==> v15: inputs <==
==> flow/design.v <==
`timescale 1ns / 1ps
module top_module(
    input  wire        clkr,
    input  wire        rst,
    input  wire        rxr,
    input  wire [4:0]  btnr,
    output wire        spr,
    output wire [7:0]  hr,
    output wire [7:0]  mr,
    output wire [4:0]  date,
    output wire [4:0]  month,
    output wire [7:0]  year,
    output wire [6:0]  seg,
    output wire [3:0]  an,
    output wire        dp
);
    reg [4:0] btnr_prev;
    reg [4:0] btnr_sync;
    wire btn_time_edge;
    wire btn_date_edge;
    wire btn_stopwatch;
    wire btn_sw_reset;       
    wire btn_sw_startstop;   
    always @(posedge clkr) begin
        if (rst) begin
            btnr_sync <= 5'b0;
            btnr_prev <= 5'b0;
        end else begin
            btnr_sync <= btnr;
            btnr_prev <= btnr_sync;
        end
    end
    assign btn_time_edge = btnr_sync[0] && !btnr_prev[0];
    assign btn_date_edge = btnr_sync[1] && !btnr_prev[1];
    assign btn_stopwatch = btnr_sync[2];   
    assign btn_sw_reset = btnr_sync[3] && !btnr_prev[3];      
    assign btn_sw_startstop = btnr_sync[4] && !btnr_prev[4];  
    reg tx_start;
    reg [7:0] tx_data;
    wire tx_busy;
    wire tx_out;
    uart_tx #(
        .BAUD_RATE(9600),
        .CLOCK_FREQ(153_600)
    ) uart_tx_inst (
        .clk(clkr),
        .rst(rst),
        .tx_start(tx_start),
        .tx_data(tx_data),
        .tx(tx_out),
        .tx_busy(tx_busy)
    );
    assign spr = tx_out;
    reg [1:0] tx_state;
    localparam TX_IDLE = 0, TX_WAIT_BUSY = 1, TX_WAIT_DONE = 2;
    always @(posedge clkr) begin
        if (rst) begin
            tx_state <= TX_IDLE;
            tx_start <= 0;
        end else
        case(tx_state)
            TX_IDLE: begin
                tx_start <= 0;
                if (btn_time_edge) begin
                    tx_data <= 8'd0;
                    tx_start <= 1;
                    tx_state <= TX_WAIT_BUSY;
                end
                else if (btn_date_edge) begin
                    tx_data <= 8'd1;
                    tx_start <= 1;
                    tx_state <= TX_WAIT_BUSY;
                end
            end
            TX_WAIT_BUSY: begin
                tx_start <= 0;
                if (tx_busy) begin
                    tx_state <= TX_WAIT_DONE;
                end
            end
            TX_WAIT_DONE: begin
                if (!tx_busy) begin
                    tx_state <= TX_IDLE;
                end
            end
            default: tx_state <= TX_IDLE;
        endcase
    end
    wire rx_ready;
    wire [7:0] rx_data;
    uart_rx #(
        .BAUD_RATE(9600),
        .CLOCK_FREQ(153_600)
    ) uart_rx_inst (
        .clk(clkr),
        .rst(rst),
        .rx(rxr),
        .rx_ready(rx_ready),
        .rx_data(rx_data)
    );
    reg [2:0] rx_state;
    reg [1:0] byte_count;
    localparam RX_IDLE = 0, RX_TIME = 1, RX_DATE = 2;
    reg [7:0] hr_reg, mr_reg, sec_reg;
    reg [4:0] date_reg, month_reg;
    reg [7:0] year_reg;
    assign hr = hr_reg;
    assign mr = mr_reg;
    assign date = date_reg;
    assign month = month_reg;
    assign year = year_reg;
    reg [9:0] clk_1hz_counter;
    reg clk_1hz_pulse;
    always @(posedge clkr) begin
        if (rst) begin
            clk_1hz_counter <= 0;
            clk_1hz_pulse <= 0;
        end else if (clk_1hz_counter == 1_000 - 1) begin
            clk_1hz_counter <= 0;
            clk_1hz_pulse <= 1;
        end else begin
            clk_1hz_counter <= clk_1hz_counter + 1;
            clk_1hz_pulse <= 0;
        end
    end
    always @(posedge clkr) begin
        if (rst) begin
            rx_state <= RX_IDLE;
            byte_count <= 0;
            hr_reg <= 0;
            mr_reg <= 0;
            sec_reg <= 0;
            date_reg <= 0;
            month_reg <= 0;
            year_reg <= 0;
        end else
        case(rx_state)
            RX_IDLE: begin
                byte_count <= 0;
                if (btn_time_edge) begin
                    rx_state <= RX_TIME;
                end
                else if (btn_date_edge) begin
                    rx_state <= RX_DATE;
                end
                else if (clk_1hz_pulse) begin
                    if (sec_reg == 59) begin
                        sec_reg <= 0;
                        if (mr_reg == 59) begin
                            mr_reg <= 0;
                            if (hr_reg == 23) begin
                                hr_reg <= 0;
                            end else begin
                                hr_reg <= hr_reg + 1;
                            end
                        end else begin
                            mr_reg <= mr_reg + 1;
                        end
                    end else begin
                        sec_reg <= sec_reg + 1;
                    end
                end
            end
            RX_TIME: begin
                if (rx_ready) begin
                    case(byte_count)
                        2'd0: hr_reg <= rx_data;
                        2'd1: mr_reg <= rx_data;
                        2'd2: sec_reg <= rx_data;
                    endcase
                    if (byte_count == 2'd2) begin
                        rx_state <= RX_IDLE;
                    end else begin
                        byte_count <= byte_count + 1;
                    end
                end
            end
            RX_DATE: begin
                if (rx_ready) begin
                    case(byte_count)
                        2'd0: date_reg <= rx_data[4:0];
                        2'd1: month_reg <= rx_data[4:0];
                        2'd2: year_reg <= rx_data;
                    endcase
                    if (byte_count == 2'd2) begin
                        rx_state <= RX_IDLE;
                    end else begin
                        byte_count <= byte_count + 1;
                    end
                end
            end
            default: rx_state <= RX_IDLE;
        endcase
    end
    wire [6:0] seg_sw;
    wire [3:0] an_sw;
    wire dp_sw;
    stopwatch_simple sw_inst (
        .CLK100MHZ(clkr),
        .rst(rst),
        .btn_reset(btn_sw_reset),
        .btn_startstop(btn_sw_startstop),
        .seg(seg_sw),
        .an(an_sw),
        .dp(dp_sw)
    );
    wire [6:0] seg_time;
    wire [3:0] an_time;
    wire dp_time;
    reg display_mode;
    always @(posedge clkr) begin
        if (rst) begin
            display_mode <= 0;
        end else if (btn_time_edge) begin
            display_mode <= 0;   
        end else if (btn_date_edge) begin
            display_mode <= 1;   
        end
    end
    seven_seg_display display_inst (
        .clk(clkr),
        .rst(rst),
        .hr(hr_reg),
        .mr(mr_reg),
        .date(date_reg),
        .month(month_reg),
        .mode(display_mode),
        .seg(seg_time),
        .an(an_time),
        .dp(dp_time)
    );
    assign seg = btn_stopwatch ? seg_sw : seg_time;
    assign an = btn_stopwatch ? an_sw : an_time;
    assign dp = btn_stopwatch ? dp_sw : dp_time;
endmodule
module seven_seg_display(
    input wire clk,
    input wire rst,
    input wire [7:0] hr,
    input wire [7:0] mr,
    input wire [4:0] date,
    input wire [4:0] month,
    input wire mode,   
    output reg [6:0] seg,
    output reg [3:0] an,
    output wire dp
);
    assign dp = 1'b1;   
    wire [3:0] hr_tens = hr / 10;
    wire [3:0] hr_ones = hr % 10;
    wire [3:0] mr_tens = mr / 10;
    wire [3:0] mr_ones = mr % 10;
    wire [3:0] date_tens = date / 10;
    wire [3:0] date_ones = date % 10;
    wire [3:0] month_tens = month / 10;
    wire [3:0] month_ones = month % 10;
    reg [1:0] digit_select;
    reg [5:0] refresh_counter;
    always @(posedge clk) begin
        if (rst) begin
            refresh_counter <= 0;
            digit_select <= 0;
        end else begin
        refresh_counter <= refresh_counter + 1;
        if (refresh_counter == 50) begin
            refresh_counter <= 0;
            digit_select <= digit_select + 1;
        end
        end
    end
    reg [3:0] bcd_digit;
    always @(*) begin
        if (mode == 0) begin
            case(digit_select)
                2'b00: begin an = 4'b1110; bcd_digit = mr_ones; end
                2'b01: begin an = 4'b1101; bcd_digit = mr_tens; end
                2'b10: begin an = 4'b1011; bcd_digit = hr_ones; end
                2'b11: begin an = 4'b0111; bcd_digit = hr_tens; end
            endcase
        end else begin
            case(digit_select)
                2'b00: begin an = 4'b1110; bcd_digit = month_ones; end
                2'b01: begin an = 4'b1101; bcd_digit = month_tens; end
                2'b10: begin an = 4'b1011; bcd_digit = date_ones; end
                2'b11: begin an = 4'b0111; bcd_digit = date_tens; end
            endcase
        end
    end
    always @(*) begin
        case(bcd_digit)
            4'd0: seg = 7'b1000000;
            4'd1: seg = 7'b1111001;
            4'd2: seg = 7'b0100100;
            4'd3: seg = 7'b0110000;
            4'd4: seg = 7'b0011001;
            4'd5: seg = 7'b0010010;
            4'd6: seg = 7'b0000010;
            4'd7: seg = 7'b1111000;
            4'd8: seg = 7'b0000000;
            4'd9: seg = 7'b0010000;
            default: seg = 7'b1111111;
        endcase
    end
endmodule
module uart_tx #(
    parameter BAUD_RATE = 9600,
    parameter CLOCK_FREQ = 100_000_000
)(
    input wire clk,
    input wire rst,
    input wire tx_start,
    input wire [7:0] tx_data,
    output reg tx,
    output reg tx_busy
);
    localparam integer CLK_PER_BIT = CLOCK_FREQ / BAUD_RATE;
    reg [3:0] clk_count;
    reg [3:0] bit_index;
    reg [7:0] tx_data_reg;
    reg [2:0] state;
    localparam IDLE = 3'd0;
    localparam START_BIT = 3'd1;
    localparam DATA_BITS = 3'd2;
    localparam STOP_BIT = 3'd3;
    always @(posedge clk) begin
        if (rst) begin
            tx <= 1'b1;
            tx_busy <= 1'b0;
            state <= IDLE;
            clk_count <= 0;
            bit_index <= 0;
        end else
        case(state)
            IDLE: begin
                tx <= 1'b1;
                clk_count <= 0;
                bit_index <= 0;
                tx_busy <= 1'b0;
                if (tx_start) begin
                    tx_data_reg <= tx_data;
                    tx_busy <= 1'b1;
                    state <= START_BIT;
                end
            end
            START_BIT: begin
                tx <= 1'b0;
                if (clk_count < CLK_PER_BIT - 1) begin
                    clk_count <= clk_count + 1;
                end else begin
                    clk_count <= 0;
                    state <= DATA_BITS;
                end
            end
            DATA_BITS: begin
                tx <= tx_data_reg[bit_index];
                if (clk_count < CLK_PER_BIT - 1) begin
                    clk_count <= clk_count + 1;
                end else begin
                    clk_count <= 0;
                    if (bit_index < 7) begin
                        bit_index <= bit_index + 1;
                    end else begin
                        bit_index <= 0;
                        state <= STOP_BIT;
                    end
                end
            end
            STOP_BIT: begin
                tx <= 1'b1;
                if (clk_count < CLK_PER_BIT - 1) begin
                    clk_count <= clk_count + 1;
                end else begin
                    clk_count <= 0;
                    state <= IDLE;
                end
            end
            default: state <= IDLE;
        endcase
    end
endmodule
module uart_rx #(
    parameter BAUD_RATE = 9600,
    parameter CLOCK_FREQ = 100_000_000
)(
    input wire clk,
    input wire rst,
    input wire rx,
    output reg rx_ready,
    output reg [7:0] rx_data
);
    localparam integer CLK_PER_BIT = CLOCK_FREQ / BAUD_RATE;
    reg [3:0] clk_count;
    reg [3:0] bit_index;
    reg [7:0] rx_data_reg;
    reg [2:0] state;
    reg rx_sync, rx_prev;
    localparam IDLE = 3'd0;
    localparam START_BIT = 3'd1;
    localparam DATA_BITS = 3'd2;
    localparam STOP_BIT = 3'd3;
    always @(posedge clk) begin
        if (rst) begin
            rx_sync <= 1'b1;
            rx_prev <= 1'b1;
        end else begin
            rx_sync <= rx;
            rx_prev <= rx_sync;
        end
    end
    always @(posedge clk) begin
        rx_ready <= 1'b0;
        if (rst) begin
            rx_data <= 8'd0;
            state <= IDLE;
            clk_count <= 0;
            bit_index <= 0;
        end else
        case(state)
            IDLE: begin
                clk_count <= 0;
                bit_index <= 0;
                if (rx_prev == 1'b1 && rx_sync == 1'b0) begin
                    state <= START_BIT;
                end
            end
            START_BIT: begin
                if (clk_count < (CLK_PER_BIT / 2) - 1) begin
                    clk_count <= clk_count + 1;
                end else begin
                    clk_count <= 0;
                    if (rx_sync == 1'b0) begin
                        state <= DATA_BITS;
                    end else begin
                        state <= IDLE;
                    end
                end
            end
            DATA_BITS: begin
                if (clk_count < CLK_PER_BIT - 1) begin
                    clk_count <= clk_count + 1;
                end else begin
                    clk_count <= 0;
                    rx_data_reg[bit_index] <= rx_sync;
                    if (bit_index < 7) begin
                        bit_index <= bit_index + 1;
                    end else begin
                        bit_index <= 0;
                        state <= STOP_BIT;
                    end
                end
            end
            STOP_BIT: begin
                if (clk_count < CLK_PER_BIT - 1) begin
                    clk_count <= clk_count + 1;
                end else begin
                    clk_count <= 0;
                    rx_ready <= 1'b1;
                    rx_data <= rx_data_reg;
                    state <= IDLE;
                end
            end
            default: state <= IDLE;
        endcase
    end
endmodule
module stopwatch_simple(
    input  wire CLK100MHZ,
    input  wire rst,
    input  wire btn_reset,       
    input  wire btn_startstop,   
    output reg  [6:0] seg,
    output reg  [3:0] an,
    output wire dp
);
    assign dp = 1'b1;   
    reg running;
    always @(posedge CLK100MHZ) begin
        if (rst || btn_reset) begin
            running <= 0;   
        end else if (btn_startstop) begin
            running <= ~running;   
        end
    end
    reg [6:0] cnt;
    reg tick_10hz;
    always @(posedge CLK100MHZ) begin
        if (rst) begin
            cnt <= 0;
            tick_10hz <= 0;
        end else if (cnt == 100 - 1) begin   
            cnt <= 0;
            tick_10hz <= 1;
        end else begin
            cnt <= cnt + 1;
            tick_10hz <= 0;
        end
    end
    reg [5:0] seconds;   
    reg [5:0] minutes;   
    reg [3:0] centisec;  
    always @(posedge CLK100MHZ) begin
        if (rst || btn_reset) begin
            seconds <= 0;
            minutes <= 0;
            centisec <= 0;
        end else if (running && tick_10hz) begin
            if (centisec == 9) begin
                centisec <= 0;
                if (seconds == 59) begin
                    seconds <= 0;
                    if (minutes == 59) begin
                        minutes <= 0;
                    end else begin
                        minutes <= minutes + 1;
                    end
                end else begin
                    seconds <= seconds + 1;
                end
            end else begin
                centisec <= centisec + 1;
            end
        end
    end
    wire [3:0] s1 = seconds % 10;
    wire [3:0] s10 = seconds / 10;
    wire [3:0] m1 = minutes % 10;
    wire [3:0] m10 = minutes / 10;
    reg [1:0] sel;
    reg [5:0] refresh_cnt;
    always @(posedge CLK100MHZ) begin
        if (rst) begin
            refresh_cnt <= 0;
            sel <= 0;
        end else begin
        refresh_cnt <= refresh_cnt + 1;
        if (refresh_cnt == 50) begin
            refresh_cnt <= 0;
            sel <= sel + 1;
        end
        end
    end
    reg [3:0] digit;
    always @(*) begin
        case(sel)
            2'b00: begin an = 4'b1110; digit = s1; end    
            2'b01: begin an = 4'b1101; digit = s10; end   
            2'b10: begin an = 4'b1011; digit = m1; end    
            2'b11: begin an = 4'b0111; digit = m10; end   
        endcase
    end
    always @(*) begin
        case(digit)
            4'd0: seg = 7'b1000000;
            4'd1: seg = 7'b1111001;
            4'd2: seg = 7'b0100100;
            4'd3: seg = 7'b0110000;
            4'd4: seg = 7'b0011001;
            4'd5: seg = 7'b0010010;
            4'd6: seg = 7'b0000010;
            4'd7: seg = 7'b1111000;
            4'd8: seg = 7'b0000000;
            4'd9: seg = 7'b0010000;
            default: seg = 7'b1111111;
        endcase
    end
endmodule
==> flow/run.sh <==
#!/bin/bash
# the make line also repeats each setting of config.mk as NAME=value (left out here)
make -C /OpenROAD-flow-scripts/flow DESIGN_CONFIG=/design/flow/config.mk WORK_HOME=/design/flow/orfs CLKGATE_MAP_FILE= finish
==> flow/config.mk <==
export PLATFORM = sky130hd
export DESIGN_NAME = top_module
export DESIGN_NICKNAME = top_module
export VERILOG_FILES = /design/flow/design.v
export SDC_FILE = /design/flow/constraint.sdc
export NUM_CORES = 4
export LEC_CHECK = 0
export CAP_MARGIN = 40
export CELL_PAD_IN_SITES_GLOBAL_PLACEMENT = 2
export CORE_MARGIN = 10
export CORE_UTILIZATION = 40
export CTS_CLUSTER_DIAMETER = 333
export CTS_CLUSTER_SIZE = 43
export PLACE_DENSITY = 0.35
export SETUP_SLACK_MARGIN = -0.96
export SLEW_MARGIN = 20
==> flow/constraint.sdc <==
create_clock -name core_clock -period 10.0 [get_ports {clkr}]
set_input_delay 2.0000 -clock core_clock [delete_from_list [all_inputs] [get_ports {clkr}]]
set_output_delay 2.0000 -clock core_clock [all_outputs]
set_load 0.01 [all_outputs]
==> v5 (differences from v15) <==
CAP_MARGIN = 20   (was 40)
CELL_PAD_IN_SITES_GLOBAL_PLACEMENT = not set   (was 2)
CORE_MARGIN = 2   (was 10)
CTS_CLUSTER_DIAMETER = not set   (was 333)
CTS_CLUSTER_SIZE = not set   (was 43)
PLACE_DENSITY = not set   (was 0.35)
SETUP_SLACK_MARGIN = not set   (was -0.96)
==> v31 (differences from v15) <==
ABC_AREA = 1   (was not set)
CAP_MARGIN = 20   (was 40)
CELL_PAD_IN_SITES_GLOBAL_PLACEMENT = not set   (was 2)
CORE_MARGIN = 2   (was 10)
CORE_UTILIZATION = 66   (was 40)
CTS_CLUSTER_DIAMETER = not set   (was 333)
CTS_CLUSTER_SIZE = not set   (was 43)
PLACE_DENSITY = not set   (was 0.35)
SETUP_SLACK_MARGIN = not set   (was -0.96)
==> flow/constraint.sdc (replaced) <==
create_clock -name core_clock -period 5.03 [get_ports {clkr}]
set_input_delay 1.0060 -clock core_clock [delete_from_list [all_inputs] [get_ports {clkr}]]
set_output_delay 1.0060 -clock core_clock [all_outputs]
set_load 0.01 [all_outputs]
==> results.yml <==
# synthesis and place-and-route metrics
floorplan:
  dieWidth_um: 127
  rows: 44
status:
  outcome: "finished with violations"
  so_faults: "setup timing"
final_timing:
  fin_ws_ns: -0.736
  setup_violations: 7
yosys:
  yosys-stat-area_um2: 9940
  synthCells: 1480
cells_and_area:
  seqCellArea_um2: 3310
  buffer_area_share_pct: 13.9
  logic_area_um2: 6000
  sh_comb_area_pct: 47.2
  final_util_pct: 86.8
routing:
  dr_total_vias: 10700
  vias_per_cell: 5.70
worst_setup_path:
  crit_cells: 41
  crit_family: "simple AND/OR/NAND/NOR gates"
place:
  dp_hpwl_mm: 18.3
power_and_ir_drop:
  sw_frac_of_total_pct: 35.4
Source of the figures above: v31

==> results.yml <==
# synthesis and place-and-route metrics
cells_and_area:
  final_util_pct: 45.8
  sh_comb_area_pct: 56.3
  seqCellArea_um2: 3300
floorplan:
  rows: 58
  dieWidth_um: 164
worst_setup_path:
  crit_cells: 22
  crit_family: "AND-OR/OR-AND gates"
status:
  outcome: "no timing/DRC/antenna violations"
place:
  dp_hpwl_mm: 17.7
power_and_ir_drop:
  sw_frac_of_total_pct: 24.0
yosys:
  yosys-stat-area_um2: 10300
routing:
  dr_total_vias: 9018
Source of the figures above: v5

==> results.yml <==
# synthesis and place-and-route metrics
cells_and_area:
  final_util_pct: 45.8
  sh_comb_area_pct: 56.1
  logic_area_um2: 6500
  buffer_area_share_pct: 5.39
place:
  dp_hpwl_mm: 19.5
routing:
  vias_per_cell: 5.52
  dr_total_vias: 8974
floorplan:
  dieWidth_um: 180
status:
  outcome: "no timing/DRC/antenna violations"
final_timing:
  fin_ws_ns: 1.62
Source of the figures above: v15

